==> v24 <==
==> flow/design.v <==
module division(input clk, input rst, input start, input [31:0] dividendo, divisor,
                output [31:0] cociente, residuo, output done);
reg [31:0] shift_register;
reg [31:0] pre_divisor;
reg [31:0] cont;
reg idle;                       
reg done_r;                     
reg [15:0] resta, pre_cocido, res, cocido;
always @ (posedge clk) begin
  done_r <= 1'b0;
  if (rst) begin
    idle = 1'b1;
  end else if (idle) begin
    if (start) begin
      cont = 32'b0;
      shift_register = {8'b0, dividendo[15:0]};
      pre_cocido = 16'b0;
      pre_divisor = divisor;
      shift_register = shift_register << 1;
      cont = cont + 1'b1;
      idle = 1'b0;
    end
  end else begin
    if (cont < 5'd17) begin
      if (shift_register[31:16] < pre_divisor[15:0]) begin
        pre_cocido = pre_cocido << 1;
      end else begin
        resta = shift_register[31:16] - pre_divisor[15:0];
        pre_cocido = pre_cocido << 1;
        pre_cocido[0] = 1'b1;
        shift_register[31:16] = resta;
      end
      shift_register = shift_register << 1;
      cont = cont + 1'b1;
    end else begin
      cocido = pre_cocido;
      res = shift_register[31:16]>>1;
      idle = 1'b1;
      done_r <= 1'b1;
    end
  end
end
assign cociente = {16'b0, cocido};
assign residuo = {16'b0, res};
assign done = done_r;
endmodule
==> flow/run.sh <==
#!/bin/bash
# the make line also repeats each setting of config.mk as NAME=value (left out here)
make -C /OpenROAD-flow-scripts/flow DESIGN_CONFIG=/design/flow/config.mk WORK_HOME=/design/flow/orfs CLKGATE_MAP_FILE= finish
==> flow/config.mk <==
export PLATFORM = sky130hd
export DESIGN_NAME = division
export DESIGN_NICKNAME = division
export VERILOG_FILES = /design/flow/design.v
export SDC_FILE = /design/flow/constraint.sdc
export NUM_CORES = 4
export LEC_CHECK = 0
export ABC_AREA = 1
export CAP_MARGIN = 20
export CORE_MARGIN = 2
export CORE_UTILIZATION = 72
export CTS_CLUSTER_DIAMETER = 353
export CTS_CLUSTER_SIZE = 99
export PLACE_DENSITY = 0.6
export SLEW_MARGIN = 20
export TNS_END_PERCENT = 5
==> flow/constraint.sdc <==
create_clock -name core_clock -period 2.74 [get_ports {clk}]
set_input_delay 0.5480 -clock core_clock [delete_from_list [all_inputs] [get_ports {clk}]]
set_output_delay 0.5480 -clock core_clock [all_outputs]
set_load 0.01 [all_outputs]
==> inputs of v13, as changes to v24 <==
- ABC_AREA: 1 -> not set
- CORE_UTILIZATION: 72 -> 66
- CTS_CLUSTER_DIAMETER: 353 -> not set
- CTS_CLUSTER_SIZE: 99 -> not set
- TNS_END_PERCENT: 5 -> not set
==> flow/constraint.sdc (replaced) <==
create_clock -name core_clock -period 3.73 [get_ports {clk}]
set_input_delay 0.7460 -clock core_clock [delete_from_list [all_inputs] [get_ports {clk}]]
set_output_delay 0.7460 -clock core_clock [all_outputs]
set_load 0.01 [all_outputs]
==> inputs of v26, as changes to v24 <==
- ABC_AREA: 1 -> not set
- CORE_UTILIZATION: 72 -> 58
- CTS_CLUSTER_DIAMETER: 353 -> not set
- CTS_CLUSTER_SIZE: 99 -> 21
- TNS_END_PERCENT: 5 -> not set
==> flow/constraint.sdc (replaced) <==
create_clock -name core_clock -period 5.13 [get_ports {clk}]
set_input_delay 1.0260 -clock core_clock [delete_from_list [all_inputs] [get_ports {clk}]]
set_output_delay 1.0260 -clock core_clock [all_outputs]
set_load 0.01 [all_outputs]
==> Changelog: implementation <==
### Metrics

* Area of all placed cells without fillers at 7422 sq um
* Register-to-register path setup slack at 1.10 ns
* Post-route setup slack at 1.103 ns
* Met1 track utilization from global routing at 28.18%
* Result of the run: complete, no violations
* Layout non-clock buf frac at 9.777%
* And+or+nand+nor area frac at 12.70%
* Cell total in the yosys stat output at just under 500
* Number of buffers other than clock buffers in the final layout at 73
* Area fraction of the dominant cell type after synthesis at 60.65%
* Die width at slightly above 100 um
[end of results for v13]
==> Changelog: implementation <==
### Metrics

* Area fraction of the dominant cell type after synthesis at 53.47%
* Number of buffers other than clock buffers in the final layout at about 74
* Met1 track utilization from global routing at 37.10%
* Result of the run: complete, no violations
* Layout non-clock buf frac at 8.840%
* And+or+nand+nor area frac at 25.39%
* Area of all placed cells without fillers at 8294 sq um
* Die width at 103.1 um
* Cell total in the yosys stat output at approximately 770
[end of results for v24]
==> Changelog: implementation <==
### Metrics

* Met1 track utilization from global routing at between 20% and 30%
* Number of buffers other than clock buffers in the final layout at around 70
* Layout non-clock buf frac at 9.496%
* Die width at 107.7 um
* Result of the run: complete, no violations
* Area of all placed cells without fillers at about 7400 sq um
* Area fraction of the dominant cell type after synthesis at 60.65%
* And+or+nand+nor area frac at 12.70%
* Post-route setup slack at 1.955 ns
* Register-to-register path setup slack at 1.95 ns
* Cell total in the yosys stat output at 482
[end of results for v26]

========
==> inputs of v19 <==
Starts from the design.v that is shown in full above.
==> flow/config.mk <==
export PLATFORM = sky130hd
export DESIGN_NAME = division
export DESIGN_NICKNAME = division
export VERILOG_FILES = /design/flow/design.v
export SDC_FILE = /design/flow/constraint.sdc
export NUM_CORES = 4
export LEC_CHECK = 0
export ABC_AREA = 0
export CAP_MARGIN = 30
export CORE_MARGIN = 2
export CORE_UTILIZATION = 72
export CTS_CLUSTER_DIAMETER = 233
export CTS_CLUSTER_SIZE = 15
export PLACE_DENSITY_LB_ADDON = 0.3
export SLEW_MARGIN = 20
==> flow/constraint.sdc <==
create_clock -name core_clock -period 2.47 [get_ports {clk}]
set_input_delay 0.4940 -clock core_clock [delete_from_list [all_inputs] [get_ports {clk}]]
set_output_delay 0.4940 -clock core_clock [all_outputs]
set_load 0.01 [all_outputs]
run.sh (not shown) runs the stock make flow with config.mk's settings and CLKGATE_MAP_FILE=.
==> v37 (differences from v19) <==
==> flow/config.mk (replaced) <==
export PLATFORM = sky130hd
export DESIGN_NAME = division
export DESIGN_NICKNAME = division
export VERILOG_FILES = /design/flow/design.v
export SDC_FILE = /design/flow/constraint.sdc
export NUM_CORES = 4
export LEC_CHECK = 0
export CAP_MARGIN = 20
export CORE_MARGIN = 2
export CORE_UTILIZATION = 70
export PLACE_DENSITY = 0.6
export SLEW_MARGIN = 20
==> flow/constraint.sdc (replaced) <==
create_clock -name core_clock -period 4.42 [get_ports {clk}]
set_input_delay 0.8840 -clock core_clock [delete_from_list [all_inputs] [get_ports {clk}]]
set_output_delay 0.8840 -clock core_clock [all_outputs]
set_load 0.01 [all_outputs]
==> v17 (differences from v19) <==
==> flow/config.mk (replaced) <==
export PLATFORM = sky130hd
export DESIGN_NAME = division
export DESIGN_NICKNAME = division
export VERILOG_FILES = /design/flow/design.v
export SDC_FILE = /design/flow/constraint.sdc
export NUM_CORES = 4
export LEC_CHECK = 0
export ABC_AREA = 1
export CAP_MARGIN = 20
export CORE_MARGIN = 2
export CORE_UTILIZATION = 72
export CTS_CLUSTER_SIZE = 74
export PLACE_DENSITY = 0.35
export SETUP_SLACK_MARGIN = 0.64
export SLEW_MARGIN = 20
==> flow/constraint.sdc (replaced) <==
create_clock -name core_clock -period 2.61 [get_ports {clk}]
set_input_delay 0.5220 -clock core_clock [delete_from_list [all_inputs] [get_ports {clk}]]
set_output_delay 0.5220 -clock core_clock [all_outputs]
set_load 0.01 [all_outputs]
==> qor summary <==
quantity                                                           v37              v19                     v17
Power group with the highest consumption                     registers        registers                       -
Net count reported at finish                                       643              660                       -
Count of clock-net buffers in the final layout                      18               19                       -
Area share of xor/xnor cells in the synthesized design           5.48%            5.48%                   1.36%
Die Y-Extent                                                   98.4 um          97.1 um                  103 um
Crit path DRT                                                  4.68 ns          2.73 ns                       -
Final Critical Period                                          3.23 ns          2.85 ns                       -
Number of cells traversed by the worst hold path                     0                0                       -
Slew Viols, Final                                                    0                0                       -
Endpoints failing setup                                              0               16                       -
Critical hold path startpoint                           pre_cocido[15]   pre_cocido[15]                       -
Sequential share of cell area                                    51.3%            49.2%                       -
Cell count after placement                                         646              652                     962
Outcome                               no timing/DRC/antenna violations  failed layout checks  stopped before the end
Failing step                                                         -                -                 5_1_grt
Reasons for failing layout checks                                    -     setup timing                       -

========
==> exp/raven <==
Starts from the design.v that is shown in full above.
==> flow/config.mk <==
export PLATFORM = sky130hd
export DESIGN_NAME = division
export DESIGN_NICKNAME = division
export VERILOG_FILES = /design/flow/design.v
export SDC_FILE = /design/flow/constraint.sdc
export NUM_CORES = 4
export LEC_CHECK = 0
export CAP_MARGIN = 20
export CORE_MARGIN = 2
export CORE_UTILIZATION = 72
export CTS_CLUSTER_SIZE = 40
export SETUP_SLACK_MARGIN = 0.71
export SLEW_MARGIN = 20
==> flow/constraint.sdc <==
create_clock -name core_clock -period 2.46 [get_ports {clk}]
set_input_delay 0.4920 -clock core_clock [delete_from_list [all_inputs] [get_ports {clk}]]
set_output_delay 0.4920 -clock core_clock [all_outputs]
set_load 0.01 [all_outputs]
==> exp/harbor (differences from exp/raven) <==
Settings changed: CORE_UTILIZATION 72 to 40, CTS_CLUSTER_SIZE 40 to default, PLACE_DENSITY from default to 0.6, SETUP_SLACK_MARGIN 0.71 to 1.24.
==> flow/constraint.sdc (replaced) <==
create_clock -name core_clock -period 4.42 [get_ports {clk}]
set_input_delay 0.8840 -clock core_clock [delete_from_list [all_inputs] [get_ports {clk}]]
set_output_delay 0.8840 -clock core_clock [all_outputs]
set_load 0.01 [all_outputs]
==> comparison table <==
Total die area: exp/harbor 16,600 sq um; exp/raven 9430 sq um
Die extent in x: exp/harbor 129 um; exp/raven 97.1 um
Fraction of registers with async set/reset: exp/harbor 0%; exp/raven 0%
Post-synth design cell area: exp/harbor 6240 sq um; exp/raven 6240 sq um
Cell count after synthesis: exp/harbor 482; exp/raven 482
Result of the run: exp/harbor complete, no violations; exp/raven stopped before the end
Stage where the flow stopped: exp/harbor -; exp/raven 4_1_cts
Post-synthesis cell count from yosys: exp/harbor 482; exp/raven 482
Die Y: exp/harbor 129 um; exp/raven 97.1 um
Number of placed I/O pins: exp/harbor 132; exp/raven 132
Area share of the largest cell type after synthesis: exp/harbor 60.6%; exp/raven 60.6%
Top cell type by instance count after synthesis: exp/harbor sky130_fd_sc_hd__edfxtp_1; exp/raven sky130_fd_sc_hd__edfxtp_1
Placed insts: exp/harbor 728; exp/raven 654
Area inside the core boundary: exp/harbor 15,200 sq um; exp/raven 8300 sq um
DP Area: exp/harbor 7000 sq um; exp/raven 7050 sq um
Synthesis-stage register bit count: exp/harbor 128; exp/raven 128
Site row count: exp/harbor 45; exp/raven 33
DPL Wire Length: exp/harbor 7360 um; exp/raven 8190 um
Post-synthesis share of cell area spent on full adders, half adders and majority gates: exp/harbor 3.93%; exp/raven 3.93%
Register area share after synthesis: exp/harbor 61.3%; exp/raven 61.3%
Effective utilization at floorplan: exp/harbor 41.0%; exp/raven 75.2%
Dpl ws: exp/harbor 1.02 ns; exp/raven -0.0391 ns
Placer congestion estimate: exp/harbor 0.847; exp/raven 0.914
Power and IR drop assume default switching activity.
